## CONV
module CONV(
	input			clk,               
	input			reset,             
	output reg		busy,	            
	input			ready,	            
	output reg[11:0]	iaddr,            
	input signed[19:0]	idata,            
	output reg 	     cwr,              
	output reg[11:0] 	caddr_wr,         
	output reg[19:0] 	cdata_wr,         
	output reg	 crd,               
	output reg[11:0]	caddr_rd,         
	input	[19:0]		cdata_rd,         
	output reg[2:0] 	csel              
);
For scale: about 2900 cells after synthesis, ~110 I/O pins, about 26000 um2 of cells after synthesis.
Settings: LEC_CHECK=0, CAP_MARGIN=40, CELL_PAD_IN_SITES_GLOBAL_PLACEMENT=2, CORE_ASPECT_RATIO=0.9, CORE_MARGIN=8, CORE_UTILIZATION=51, CTS_CLUSTER_DIAMETER=241, CTS_CLUSTER_SIZE=99, GPL_ROUTABILITY_DRIVEN=0, GPL_TIMING_DRIVEN=1, HOLD_SLACK_MARGIN=0.09, MAX_ROUTING_LAYER=met5, MIN_ROUTING_LAYER=met1, PLACE_DENSITY=0.51, SETUP_SLACK_MARGIN=2.16, SLEW_MARGIN=20, TNS_END_PERCENT=5; clock period 8.63 ns.
run.sh (not shown) runs the stock make flow with config.mk's settings and CLKGATE_MAP_FILE=.
Edit:
CELL_PAD_IN_SITES_GLOBAL_PLACEMENT = not set   (was 2)
HOLD_SLACK_MARGIN = not set   (was 0.09)
MIN_ROUTING_LAYER = met2   (was met1)
SLEW_MARGIN = 30   (was 20)
Global-route usage rose by 14 points; cell count stays flat; fmax barely changes.
Edit:
ABC_AREA = 1   (was not set)
CAP_MARGIN = 20   (was 40)
CORE_UTILIZATION = 58   (was 51)
CTS_CLUSTER_DIAMETER = 306   (was 241)
CTS_CLUSTER_SIZE = 98   (was 99)
GPL_TIMING_DRIVEN = not set   (was 1)
MAX_ROUTING_LAYER = met4   (was met5)
MIN_ROUTING_LAYER = not set   (was met2)
SETUP_SLACK_MARGIN = 2.57   (was 2.16)
SLEW_MARGIN = 20   (was 30)
Effect: The new run completed with no timing, DRC or antenna violations. Setup slack gets better by 0.72 ns. Cell area rises by 5.3%. Sequential share of layout area falls by 0.79 points. Via count falls by 12%. Critical path depth stays the same. Die area falls by 7.8%.
Edit:
ABC_AREA = not set   (was 1)
CORE_ASPECT_RATIO = not set   (was 0.9)
CORE_MARGIN = 2   (was 8)
CORE_UTILIZATION = 40   (was 58)
CTS_CLUSTER_DIAMETER = not set   (was 306)
CTS_CLUSTER_SIZE = not set   (was 98)
GPL_ROUTABILITY_DRIVEN = not set   (was 0)
MAX_ROUTING_LAYER = not set   (was met4)
PLACE_DENSITY = not set   (was 0.51)
SETUP_SLACK_MARGIN = not set   (was 2.57)
TNS_END_PERCENT = not set   (was 5)
clock period = 8.0 ns   (was 8.63 ns; I/O delays follow)
Outcome: Cell area drops by 6.2%. Worst setup slack degrades by 1.3 ns. Final cell count drops by 11%. Wire length drops by 17%. Via count drops by 17%. Register-to-register slack degrades by 1.3 ns. Global-route usage drops by 11 points.
Edit:
ABC_AREA = 1   (was not set)
CAP_MARGIN = 10   (was 20)
CORE_UTILIZATION = 46   (was 40)
CTS_CLUSTER_DIAMETER = 219   (was not set)
CTS_CLUSTER_SIZE = 98   (was not set)
Result: Design area came out higher by about 2%. First-iteration DRC count rose by 36%. Worst hold slack is worse by 0.044 ns. Sequential share of layout area fell by 0.32 points. Worst setup slack gains 0.13 ns. Final cell count climbs by 15%. Via count climbs by 13%. Clock skew is about the same. Die area is lower by 9.2%.

* * *

Starting RTL as in the previous note.
make LEC_CHECK=0 CAP_MARGIN=20 CORE_MARGIN=2 CORE_UTILIZATION=69 CTS_CLUSTER_DIAMETER=120 CTS_CLUSTER_SIZE=98 SLEW_MARGIN=20 finish   # period 6.44 ns
The starting point completed and failed the layout checks on setup timing.
Then changed:
CORE_UTILIZATION = 65   (was 69)
CTS_CLUSTER_DIAMETER = unset   (was 120)
CTS_CLUSTER_SIZE = unset   (was 98)
clock period = 5.45 ns   (was 6.44 ns; I/O delays follow)
After rerunning: The new run finished but failed the layout checks on setup timing. Global-route usage goes down by 1.3 points. Sequential share of layout area came out lower by 0.43 points. Register-to-register slack is worse by 1.1 ns. Utilization fell by 3.5 points.
Then changed:
CORE_UTILIZATION = 40   (was 65)
clock period = 7.83 ns   (was 5.45 ns; I/O delays follow)
What happened: With this change the flow finished clean; global-route usage decreases by 17 points; cell count increases by a few percent; clock-buffer cell count decreases by 1; wire length decreases by roughly a tenth; area after synthesis does not change; synthesized cell count stays the same; worst hold slack improved by 0.0071 ns; via count decreases by roughly a tenth; non-clock buffer count decreases by 217.
Then changed:
ABC_AREA = 1   (was unset)
CTS_CLUSTER_SIZE = 48   (was unset)
clock period = 8.0 ns   (was 7.83 ns; I/O delays follow)
Effect: Routed wire length grows by about 13%. Cell count grows by about 17%. First-iteration DRC count grows by 43%. Final area grows by 1.5%. Hold slack gets worse by 0.041 ns. Non-clock buffer count shrinks by 20. Register-to-register slack gets better by 0.24 ns. Core utilization shrinks by 1.3 points. Worst setup slack gets better by 0.24 ns. Global-route usage grows by 2.3 points.
Then changed:
ABC_AREA = unset   (was 1)
CORE_UTILIZATION = 35   (was 40)
CTS_CLUSTER_DIAMETER = 140   (was unset)
CTS_CLUSTER_SIZE = 52   (was 48)
PLACE_DENSITY = 0.4   (was unset)
=>
- The changed run completed without violations
- utilization goes down by 4.3 points
- synthesized area goes down by about 4%
- wire length goes down by 2.3%

* * *

Starting RTL as in the previous note.
Settings: LEC_CHECK=0, ABC_AREA=1, CAP_MARGIN=20, CORE_ASPECT_RATIO=0.9, CORE_MARGIN=2, CORE_UTILIZATION=70, CTS_CLUSTER_SIZE=37, GPL_ROUTABILITY_DRIVEN=1, HOLD_SLACK_MARGIN=0.3, MAX_ROUTING_LAYER=met4, PLACE_DENSITY=0.51, SETUP_SLACK_MARGIN=0.3, SLEW_MARGIN=20, TNS_END_PERCENT=70; clock period 5.21 ns.
The first run finished but fails on negative setup slack.
Next try:
==> flow/config.mk (replaced) <==
export PLATFORM = sky130hd
export DESIGN_NAME = CONV
export DESIGN_NICKNAME = CONV
export VERILOG_FILES = /design/flow/design.v
export SDC_FILE = /design/flow/constraint.sdc
export NUM_CORES = 4
export LEC_CHECK = 0
export ABC_AREA = 1
export CAP_MARGIN = 20
export CORE_MARGIN = 2
export CORE_UTILIZATION = 70
export CTS_CLUSTER_SIZE = 72
export HOLD_SLACK_MARGIN = -0.08
export SLEW_MARGIN = 20
==> flow/constraint.sdc (replaced) <==
create_clock -name core_clock -period 6.62 [get_ports {clk}]
set_input_delay 1.3240 -clock core_clock [delete_from_list [all_inputs] [get_ports {clk}]]
set_output_delay 1.3240 -clock core_clock [all_outputs]
set_load 0.01 [all_outputs]
The new run never finished: it broke off in global routing (5_1_grt) on GRT-0232.
Synthesized cell count does not change.
Area after synthesis stays the same.
Die area stays flat.
Next try:
--- a/flow/config.mk
+++ b/flow/config.mk
@@ -8 +7,0 @@
-export ABC_AREA = 1
@@ -12,2 +11,2 @@
-export CTS_CLUSTER_SIZE = 72
-export HOLD_SLACK_MARGIN = -0.08
+export HOLD_SLACK_MARGIN = -0.1
+export SETUP_SLACK_MARGIN = 1.6
==> flow/constraint.sdc (replaced) <==
create_clock -name core_clock -period 5.58 [get_ports {clk}]
set_input_delay 1.1160 -clock core_clock [delete_from_list [all_inputs] [get_ports {clk}]]
set_output_delay 1.1160 -clock core_clock [all_outputs]
set_load 0.01 [all_outputs]
What happened: The changed run produced a layout that fails on negative setup slack. Die area decreases by 4.0%. Synthesized cell count drops by 18%. Area after synthesis came out lower by 4.1%.
Next try:
--- a/flow/config.mk
+++ b/flow/config.mk
@@ -11,2 +11 @@
-export HOLD_SLACK_MARGIN = -0.1
-export SETUP_SLACK_MARGIN = 1.6
+export SETUP_SLACK_MARGIN = 1.66
=> The changed run completed and failed the layout checks on negative setup slack; worst setup slack is unchanged; hold slack stays the same; non-clock buffer count is unchanged.

* * *

## alpha
CONV again, from the RTL that the note above started with.
==> flow/design.v (excerpt) <==
module CONV(
	input			clk,               
	input			reset,             
	output reg		busy,	            
	input			ready,	            
	output reg[11:0]	iaddr,            
	input signed[19:0]	idata,            
	output reg 	     cwr,              
	output reg[11:0] 	caddr_wr,         
	output reg[19:0] 	cdata_wr,         
	output reg	 crd,               
	output reg[11:0]	caddr_rd,         
	input	[19:0]		cdata_rd,         
	output reg[2:0] 	csel              
);
parameter signed bias = 40'h0013100000;    
parameter signed K0_0 = 20'h0A89E;         
parameter signed K0_1 = 20'h092D5;         
parameter signed K0_2 = 20'h06D43;         
parameter signed K0_3 = 20'h01004;         
parameter signed K0_4 = 20'hF8F71;         
parameter signed K0_5 = 20'hF6E54;         
parameter signed K0_6 = 20'hFA6D7;         
parameter signed K0_7 = 20'hFC834;         
parameter signed K0_8 = 20'hFAC19;         
parameter IDLE       = 3'd0;    
parameter READ_CONV  = 3'd1;    
parameter WRITE_L0   = 3'd2;    
parameter DELAY1     = 3'd3;    
parameter READ_L0    = 3'd4;    
parameter WRITE_L1   = 3'd5;    
parameter DELAY2     = 3'd6;    
parameter FINISH     = 3'd7;    
reg [5:0] x, y, L1_x, L1_y;             
reg [3:0] counter_kdata, counter_kaddr;   
reg [2:0] counter_layer1;	            
reg [2:0] current_state, next_state;    
reg signed [19:0] Kernel;               
reg signed [39:0] conv_sum;             
reg signed [19:0] idata_tmp;            
wire signed [39:0] data_conv;
wire signed [19:0] conv_result;
assign data_conv = Kernel * idata_tmp;              
assign conv_result[19:0] = conv_sum[35:16] + conv_sum[15];   
always@(*) begin
	case(counter_kdata)
		4'd1: Kernel = K0_0;
		4'd2: Kernel = K0_1;
		4'd3: Kernel = K0_2;
		4'd4: Kernel = K0_3;
		4'd5: Kernel = K0_4;
		4'd6: Kernel = K0_5;
		4'd7: Kernel = K0_6;
		4'd8: Kernel = K0_7;
		4'd9: Kernel = K0_8;
		default: Kernel = 0;
	endcase
end
always@(posedge clk or posedge reset) begin
  ...
Settings: LEC_CHECK=0, ABC_AREA=1, CAP_MARGIN=5, CORE_ASPECT_RATIO=0.72, CORE_MARGIN=2, CORE_UTILIZATION=72, CTS_CLUSTER_DIAMETER=322, CTS_CLUSTER_SIZE=37, HOLD_SLACK_MARGIN=0.3, SLEW_MARGIN=20; clock period 5.92 ns.
alpha did not finish; the tool stopped in global routing with error GRT-0232.
Changes in beta relative to alpha:
- clearing ABC_AREA, which used to be 1
- swapping 72 for 30 in CORE_UTILIZATION
- clearing CTS_CLUSTER_SIZE, which used to be 37
- clearing HOLD_SLACK_MARGIN, which used to be 0.3
- clearing CORE_ASPECT_RATIO, which used to be 0.72
- clearing CTS_CLUSTER_DIAMETER, which used to be 322
- swapping 5 for 20 in CAP_MARGIN
- swapping 5.92 for 8.79 in the clock period (ns, I/O delays scaled along)
[summary]
Summary of alpha and beta: one run falls short of a clean finish, namely alpha. alpha → beta: pre-CTS worst setup slack up 1.84 ns; post-cts repair resize count down 354; yosys-reported design area after synthesis down 1100 µm². Diff beta..alpha | number of input and output port buffers inserted | unchanged.
